==> run a <==
==> flow/design.v (excerpt) <==
module sample_dsp(
	input         clk_20M,
	input         rst_n,
	input         WR,
	input         RD,
	input         CS0,
	input  [7:0]  DSP_Add,
	input  [15:0] DSP_Data_in,
	output [15:0] DSP_Data_out,
	output        DSP_Data_oe,
	input  [6:0]  chAn,
	input  [6:0]  chBn,
	input  [15:0] data_in,
	input         busy0,
	output [3:0]  LED,
	output        cs0_n,
	output        cs1_n,
	output        convst,
	output        enc_rst
);
Settings: LEC_CHECK=0, CAP_MARGIN=20, CELL_PAD_IN_SITES_GLOBAL_PLACEMENT=0, CORE_MARGIN=2, CORE_UTILIZATION=61, GPL_ROUTABILITY_DRIVEN=1, GPL_TIMING_DRIVEN=1, PLACE_DENSITY=0.6, SETUP_SLACK_MARGIN=-0.39, SLEW_MARGIN=20, TNS_END_PERCENT=5; clock period 4.58 ns.
run.sh (not shown) runs the stock make flow with config.mk's settings and CLKGATE_MAP_FILE=.
==> run b: changes against run a <==
ABC_AREA = 1   (was default)
CORE_UTILIZATION = 72   (was 61)
CTS_CLUSTER_DIAMETER = 346   (was default)
GPL_ROUTABILITY_DRIVEN = 0   (was 1)
PLACE_DENSITY = default   (was 0.6)
PLACE_DENSITY_LB_ADDON = 0.11   (was default)
SETUP_SLACK_MARGIN = -0.14   (was -0.39)
TNS_END_PERCENT = 70   (was 5)
==> flow/constraint.sdc (replaced) <==
create_clock -name core_clock -period 2.46 [get_ports {clk_20M}]
set_input_delay 0.4920 -clock core_clock [delete_from_list [all_inputs] [get_ports {clk_20M}]]
set_output_delay 0.4920 -clock core_clock [all_outputs]
set_load 0.01 [all_outputs]
==> run c: changes against run a <==
CELL_PAD_IN_SITES_GLOBAL_PLACEMENT = 2   (was 0)
CORE_MARGIN = 6   (was 2)
CORE_UTILIZATION = 40   (was 61)
CTS_CLUSTER_SIZE = 80   (was default)
GPL_ROUTABILITY_DRIVEN = default   (was 1)
GPL_TIMING_DRIVEN = default   (was 1)
PLACE_DENSITY = default   (was 0.6)
PLACE_DENSITY_LB_ADDON = 0.03   (was default)
SETUP_SLACK_MARGIN = default   (was -0.39)
TNS_END_PERCENT = default   (was 5)
==> flow/constraint.sdc (replaced) <==
create_clock -name core_clock -period 5.0 [get_ports {clk_20M}]
set_input_delay 1.0000 -clock core_clock [delete_from_list [all_inputs] [get_ports {clk_20M}]]
set_output_delay 1.0000 -clock core_clock [all_outputs]
set_load 0.01 [all_outputs]
==> results.sh <==
# yosys + openroad results
export IMPL_fmax_ghz=0.245
export IMPL_die_width_microns=227
export IMPL_grt_pass1_wl_microns=129000
export IMPL_synthMuxAreaShare=0.166
export IMPL_viasPerCell=6.40
export IMPL_status="timing/DRC/antenna clean"
export IMPL_aoi_share=0.142
export IMPL_crit_reg2reg_launch="inst.encoder_5.state[1]$_DFFE_PN0P_"
# the run above: run a

==> results.sh <==
# yosys + openroad results
export IMPL_die_width_microns=288
export IMPL_pg_clk_mw=5.07
export IMPL_fmax_ghz=0.234
export IMPL_viasPerCell=5.71
export IMPL_dieArea_sq_um=82900
export IMPL_status="timing/DRC/antenna clean"
export IMPL_clkbuf_count=112
export IMPL_drv_cap=0
export IMPL_pg_seq_mw=6.55
export IMPL_grt_pass1_wl_microns=138000
# the run above: run c

==> results.sh <==
# yosys + openroad results
export IMPL_setup_violations=4
export IMPL_synthMuxAreaShare=0.000722
export IMPL_grt_pass1_wl_microns=139000
export IMPL_aoi_share=0.115
export IMPL_viasPerCell=6.06
export IMPL_path_class="flip-flop to flip-flop"
export IMPL_crit_reg2reg_launch="inst.encoder_0.state_r1[1]$_DFFE_PN0P_"
export IMPL_setup_slack_ns=-0.0431
export IMPL_routed_top_layer="met4"
export IMPL_so_faults="setup timing"
export IMPL_status="finished with violations"
export IMPL_die_width_microns=212
# the run above: run b


==> inputs of nickel <==
Starting RTL as in the previous note.
Settings: LEC_CHECK=0, ABC_AREA=1, CAP_MARGIN=10, CELL_PAD_IN_SITES_DETAIL_PLACEMENT=2, CELL_PAD_IN_SITES_GLOBAL_PLACEMENT=1, CORE_ASPECT_RATIO=1.82, CORE_MARGIN=5, CORE_UTILIZATION=50, CTS_CLUSTER_SIZE=36, GPL_ROUTABILITY_DRIVEN=1, GPL_TIMING_DRIVEN=0, HOLD_SLACK_MARGIN=0.26, MAX_ROUTING_LAYER=met4, PLACE_DENSITY_LB_ADDON=0.11, SLEW_MARGIN=20, TNS_END_PERCENT=70; clock period 7.88 ns.
==> inputs of delta, as changes to nickel <==
- ABC_AREA: 1 -> default
- CAP_MARGIN: 10 -> 20
- CELL_PAD_IN_SITES_DETAIL_PLACEMENT: 2 -> 1
- CELL_PAD_IN_SITES_GLOBAL_PLACEMENT: 1 -> default
- CORE_ASPECT_RATIO: 1.82 -> default
- CORE_MARGIN: 5 -> 2
- CORE_UTILIZATION: 50 -> 64
- CTS_CLUSTER_SIZE: 36 -> default
- GPL_ROUTABILITY_DRIVEN: 1 -> default
- HOLD_SLACK_MARGIN: 0.26 -> default
- MAX_ROUTING_LAYER: met4 -> default
- PLACE_DENSITY_LB_ADDON: 0.11 -> default
- SLEW_MARGIN: 20 -> 30
- TNS_END_PERCENT: 70 -> default
==> flow/constraint.sdc (replaced) <==
create_clock -name core_clock -period 5.0 [get_ports {clk_20M}]
set_input_delay 1.0000 -clock core_clock [delete_from_list [all_inputs] [get_ports {clk_20M}]]
set_output_delay 1.0000 -clock core_clock [all_outputs]
set_load 0.01 [all_outputs]
==> inputs of cedar, as changes to nickel <==
- ABC_AREA: 1 -> default
- CAP_MARGIN: 10 -> 15
- CELL_PAD_IN_SITES_DETAIL_PLACEMENT: 2 -> 1
- CELL_PAD_IN_SITES_GLOBAL_PLACEMENT: 1 -> default
- CORE_ASPECT_RATIO: 1.82 -> default
- CORE_MARGIN: 5 -> 3
- CORE_UTILIZATION: 50 -> 55
- CTS_CLUSTER_DIAMETER: default -> 349
- CTS_CLUSTER_SIZE: 36 -> default
- GPL_ROUTABILITY_DRIVEN: 1 -> 0
- HOLD_SLACK_MARGIN: 0.26 -> default
- PLACE_DENSITY_LB_ADDON: 0.11 -> default
- SLEW_MARGIN: 20 -> 10
- TNS_END_PERCENT: 70 -> default
==> flow/constraint.sdc (replaced) <==
create_clock -name core_clock -period 5.0 [get_ports {clk_20M}]
set_input_delay 1.0000 -clock core_clock [delete_from_list [all_inputs] [get_ports {clk_20M}]]
set_output_delay 1.0000 -clock core_clock [all_outputs]
set_load 0.01 [all_outputs]
==> summary of the runs <==
Against nickel, the synthesized cell count of delta is lower by 32%. nickel failed in detailed placement on DPL-0033. delta died in global routing (GRT-0232). cedar finished clean. Synthesized area is the same in cedar and delta. Die size: nickel > cedar > delta.
==> figures <==
                                                                          cedar                      delta                     nickel
Post-synth seq share                                                        48.9%                      48.9%                      47.7%
Status                                                   timing/DRC/antenna clean  aborted with a tool error  aborted with a tool error
Last stage reached                                                              -             global routing         detailed placement
Die Size                                                                58200 µm²                  49300 µm²                  67700 µm²
Post-synthesis average cell area                                         11.2 µm²                   11.2 µm²                   7.79 µm²
Core footprint                                                          54300 µm²                  46800 µm²                  61900 µm²
Combined area of all synthesized cells                                  30500 µm²                  30500 µm²                  31200 µm²
Number of buffers added to fix hold violations after cts                        0                          0                          -
Half-perimeter wire length of the detailed placement result               74.7 mm                    82.3 mm                          -
Number of unique standard cell types used by synthesis                         76                         76                         41
Width of the die                                                           241 µm                     222 µm                     195 µm
Floorplan row count                                                            85                         79                        123
Number of buffers on the longest clock path                                     3                          3                          -
Post-Syn Instances                                                           2726                       2726                       4006
Effective utilization at floorplan                                          56.0%                      65.1%                      50.4%
Buffers on Ports                                                               82                         82                         84
Multiplexer share                                                           16.6%                      16.6%                    0.0722%
Weighted congestion at the end of routability-driven global placement           -                      0.984                      0.986

==> run R: inputs <==
sample_dsp again, from the RTL that the note above started with.
// sample_dsp
module sample_dsp(
	input         clk_20M,
	input         rst_n,
	input         WR,
	input         RD,
	input         CS0,
	input  [7:0]  DSP_Add,
	input  [15:0] DSP_Data_in,
	output [15:0] DSP_Data_out,
	output        DSP_Data_oe,
	input  [6:0]  chAn,
	input  [6:0]  chBn,
	input  [15:0] data_in,
	input         busy0,
	output [3:0]  LED,
	output        cs0_n,
	output        cs1_n,
	output        convst,
	output        enc_rst
);
make LEC_CHECK=0 ABC_AREA=1 CAP_MARGIN=5 CORE_ASPECT_RATIO=0.93 CORE_MARGIN=2 CORE_UTILIZATION=72 CTS_CLUSTER_DIAMETER=211 CTS_CLUSTER_SIZE=15 PLACE_DENSITY_LB_ADDON=0.29 SETUP_SLACK_MARGIN=0.31 SLEW_MARGIN=20 finish   # period 2.46 ns
==> run C (differences from run R) <==
ABC_AREA = default   (was 1)
CAP_MARGIN = 20   (was 5)
CORE_ASPECT_RATIO = default   (was 0.93)
CORE_UTILIZATION = 25   (was 72)
CTS_CLUSTER_DIAMETER = default   (was 211)
CTS_CLUSTER_SIZE = default   (was 15)
PLACE_DENSITY_LB_ADDON = default   (was 0.29)
SETUP_SLACK_MARGIN = default   (was 0.31)
==> flow/constraint.sdc (replaced) <==
create_clock -name core_clock -period 4.43 [get_ports {clk_20M}]
set_input_delay 0.8860 -clock core_clock [delete_from_list [all_inputs] [get_ports {clk_20M}]]
set_output_delay 0.8860 -clock core_clock [all_outputs]
set_load 0.01 [all_outputs]
==> run A (differences from run R) <==
CAP_MARGIN = 20   (was 5)
CORE_ASPECT_RATIO = default   (was 0.93)
SETUP_SLACK_MARGIN = default   (was 0.31)
==> run Z (differences from run R) <==
ABC_AREA = default   (was 1)
CAP_MARGIN = 20   (was 5)
CELL_PAD_IN_SITES_DETAIL_PLACEMENT = 2   (was default)
CORE_ASPECT_RATIO = default   (was 0.93)
CORE_UTILIZATION = 21   (was 72)
CTS_CLUSTER_DIAMETER = default   (was 211)
CTS_CLUSTER_SIZE = default   (was 15)
GPL_ROUTABILITY_DRIVEN = 0   (was default)
GPL_TIMING_DRIVEN = 0   (was default)
PLACE_DENSITY_LB_ADDON = default   (was 0.29)
SETUP_SLACK_MARGIN = 0.12   (was 0.31)
==> flow/constraint.sdc (replaced) <==
create_clock -name core_clock -period 5.87 [get_ports {clk_20M}]
set_input_delay 1.1740 -clock core_clock [delete_from_list [all_inputs] [get_ports {clk_20M}]]
set_output_delay 1.1740 -clock core_clock [all_outputs]
set_load 0.01 [all_outputs]
==> results <==
- Run Z went through all stages and came out clean. Run C went through all stages and came out clean. Run R did not get past global routing. Run A finished but failed the layout checks on negative setup slack.
- Between run Z and run A, the lower cell count is in run A (gap about 2.3%, measured against run A).
- Count of clock-buffer cells in the layout, lowest first: run A, run Z, run C.
- Sequential power: run Z < run C < run A.
- Against run R, the synthesized area of run Z is smaller by about 2.4%.
- Of run Z and run A, run Z has the higher worst setup slack (gap 530 ps).
- Routed wire length: run C is smaller than run Z (36%).
- Via count: run A > run Z > run C.
- Core utilization: run C is higher than run Z (4.1 points).
- Critical path depth: run C is higher than run A (6).
- The lowest fmax belongs to run Z, the highest to run A.

==> 08-18 <==
Starting RTL as in the previous note.
export LEC_CHECK = 0
export ABC_AREA = 1
export CAP_MARGIN = 20
export CORE_MARGIN = 2
export CORE_UTILIZATION = 70
export CTS_CLUSTER_DIAMETER = 206
export CTS_CLUSTER_SIZE = 76
export PLACE_DENSITY_LB_ADDON = 0.09
export SETUP_SLACK_MARGIN = 0.67
export SLEW_MARGIN = 20
create_clock -name core_clock -period 2.28 [get_ports {clk_20M}]
==> 07-04: changes against 08-18 <==
==> flow/config.mk (replaced) <==
export PLATFORM = sky130hd
export DESIGN_NAME = sample_dsp
export DESIGN_NICKNAME = sample_dsp
export VERILOG_FILES = /design/flow/design.v
export SDC_FILE = /design/flow/constraint.sdc
export NUM_CORES = 4
export LEC_CHECK = 0
export CAP_MARGIN = 20
export CELL_PAD_IN_SITES_GLOBAL_PLACEMENT = 0
export CORE_MARGIN = 2
export CORE_UTILIZATION = 56
export GPL_ROUTABILITY_DRIVEN = 0
export GPL_TIMING_DRIVEN = 1
export PLACE_DENSITY_LB_ADDON = 0.11
export SETUP_SLACK_MARGIN = -0.39
export SLEW_MARGIN = 20
export TNS_END_PERCENT = 70
==> flow/constraint.sdc (replaced) <==
create_clock -name core_clock -period 6.14 [get_ports {clk_20M}]
set_input_delay 1.2280 -clock core_clock [delete_from_list [all_inputs] [get_ports {clk_20M}]]
set_output_delay 1.2280 -clock core_clock [all_outputs]
set_load 0.01 [all_outputs]
==> 10-12: changes against 08-18 <==
==> flow/config.mk (replaced) <==
export PLATFORM = sky130hd
export DESIGN_NAME = sample_dsp
export DESIGN_NICKNAME = sample_dsp
export VERILOG_FILES = /design/flow/design.v
export SDC_FILE = /design/flow/constraint.sdc
export NUM_CORES = 4
export LEC_CHECK = 0
export CAP_MARGIN = 20
export CELL_PAD_IN_SITES_GLOBAL_PLACEMENT = 0
export CORE_MARGIN = 2
export CORE_UTILIZATION = 60
export GPL_ROUTABILITY_DRIVEN = 1
export GPL_TIMING_DRIVEN = 1
export PLACE_DENSITY = 0.6
export SETUP_SLACK_MARGIN = -0.35
export SLEW_MARGIN = 20
export TNS_END_PERCENT = 70
==> flow/constraint.sdc (replaced) <==
create_clock -name core_clock -period 4.58 [get_ports {clk_20M}]
set_input_delay 0.9160 -clock core_clock [delete_from_list [all_inputs] [get_ports {clk_20M}]]
set_output_delay 0.9160 -clock core_clock [all_outputs]
set_load 0.01 [all_outputs]
==> job_summary.md <==
## Synthesis and layout report

| Metric | Value |
|---|---|
| Max-area cell share | 48.4% |
| Post-Syn Instances | 2726 |
| Unique cell types | 76 |
| Most numerous cell in the Yosys netlist | dfrtp_1 |
| Die height | 237 µm |
| Hold Buf Count CTS | 0 |
| Post-synth top cells | dfrtp_1, mux2_2, nand2_1 |
| DP Area | 31800 µm² |
| Post-Synth AOI/OAI Area | 14.2% |
| Synthesized Nets | 2900 |
| Comb area leader | multiplexers |
| Die area | 56300 µm² |
| Syn Area/Cell | 11.2 µm² |
| Outcome | timing/DRC/antenna clean |
| Mux frac, synth | 16.6% |
| Placed instance count | 3387 |
-- figures above: 07-04

==> job_summary.md <==
## Implementation flow summary

| Metric | Value |
|---|---|
| Most numerous cell in the Yosys netlist | nand2_1 |
| Post-Syn Instances | roughly 4000 |
| Synthesized Nets | ~4200 |
| Post-Synth AOI/OAI Area | 11.5% |
| Die height | 215 µm |
| Failing step | global routing (5_1_grt) |
| Mux frac, synth | 0.0722% |
| Outcome | did not finish |
| Unique cell types | between 40 and 50 |
| DP Area | 35100 µm² |
| Max-area cell share | 47.2% |
-- figures above: 08-18

==> job_summary.md <==
## Synthesis and layout report

| Metric | Value |
|---|---|
| Die area | between 50000 and 60000 µm² |
| Max-area cell share | just under 50% |
| Post-synth top cells | dfrtp_1, mux2_2, nand2_1 |
| Worst setup path end | inst.encoder_5.databuf[14] |
| Mux frac, synth | 16.6% |
| Placed instance count | 3385 |
| Syn Area/Cell | 11.2 µm² |
| Post-Synth AOI/OAI Area | 14.2% |
| Post-Syn Instances | around 2700 |
| Unique cell types | 76 |
| Comb area leader | multiplexers |
| Max Cap Violations | 0 |
| Most numerous cell in the Yosys netlist | dfrtp_1 |
| Synthesized Nets | 2900 |
| Hold Buf Count CTS | 0 |
| Outcome | timing/DRC/antenna clean |
-- figures above: 10-12


==> inputs of trial 47 <==
sample_dsp again, from the RTL that the note above started with.
Settings: LEC_CHECK=0, CAP_MARGIN=30, CELL_PAD_IN_SITES_DETAIL_PLACEMENT=1, CELL_PAD_IN_SITES_GLOBAL_PLACEMENT=2, CORE_MARGIN=6, CORE_UTILIZATION=40, CTS_CLUSTER_SIZE=80, GPL_ROUTABILITY_DRIVEN=0, MIN_ROUTING_LAYER=met1, SLEW_MARGIN=20, TNS_END_PERCENT=5; clock period 7.79 ns.
==> inputs of build 58, as changes to trial 47 <==
==> flow/config.mk (replaced) <==
export PLATFORM = sky130hd
export DESIGN_NAME = sample_dsp
export DESIGN_NICKNAME = sample_dsp
export VERILOG_FILES = /design/flow/design.v
export SDC_FILE = /design/flow/constraint.sdc
export NUM_CORES = 4
export LEC_CHECK = 0
export ABC_AREA = 1
export CAP_MARGIN = 5
export CORE_MARGIN = 2
export CORE_UTILIZATION = 72
export CTS_CLUSTER_DIAMETER = 368
export CTS_CLUSTER_SIZE = 14
export PLACE_DENSITY_LB_ADDON = 0.3
export SETUP_SLACK_MARGIN = -0.16
export SLEW_MARGIN = 20
==> flow/constraint.sdc (replaced) <==
create_clock -name core_clock -period 2.46 [get_ports {clk_20M}]
set_input_delay 0.4920 -clock core_clock [delete_from_list [all_inputs] [get_ports {clk_20M}]]
set_output_delay 0.4920 -clock core_clock [all_outputs]
set_load 0.01 [all_outputs]
==> flow.log <==
[report] extracting results
INFO  metric antenna_cells_inserted = 0
INFO  metric finalSetupViolations = 1
INFO  metric result_of_the_run = complete, but fails checks
INFO  metric setup_slack = -0.006842 ns
INFO  metric list_of_failed_layout_checks = negative setup slack
INFO  metric worst_path_largest_cell_delay = slightly above 0.4 ns
(the above is from build 58)
==> flow.log <==
[report] extracting results
INFO  metric setup_slack = approximately 2.9 ns
INFO  metric antenna_cells_inserted = 2
INFO  metric result_of_the_run = complete, no violations
INFO  metric finalSetupViolations = 0
INFO  metric post-route-drc-count = 0
INFO  metric worst_path_largest_cell_delay = 0.82 ns
INFO  metric setup.worst_path.end = inst.encoder_4.databuf[15]
INFO  metric timing.setup.critical_path_class = reg -> reg
(the above is from trial 47)
No activity file was given, so power comes from the tool's default toggle rates.
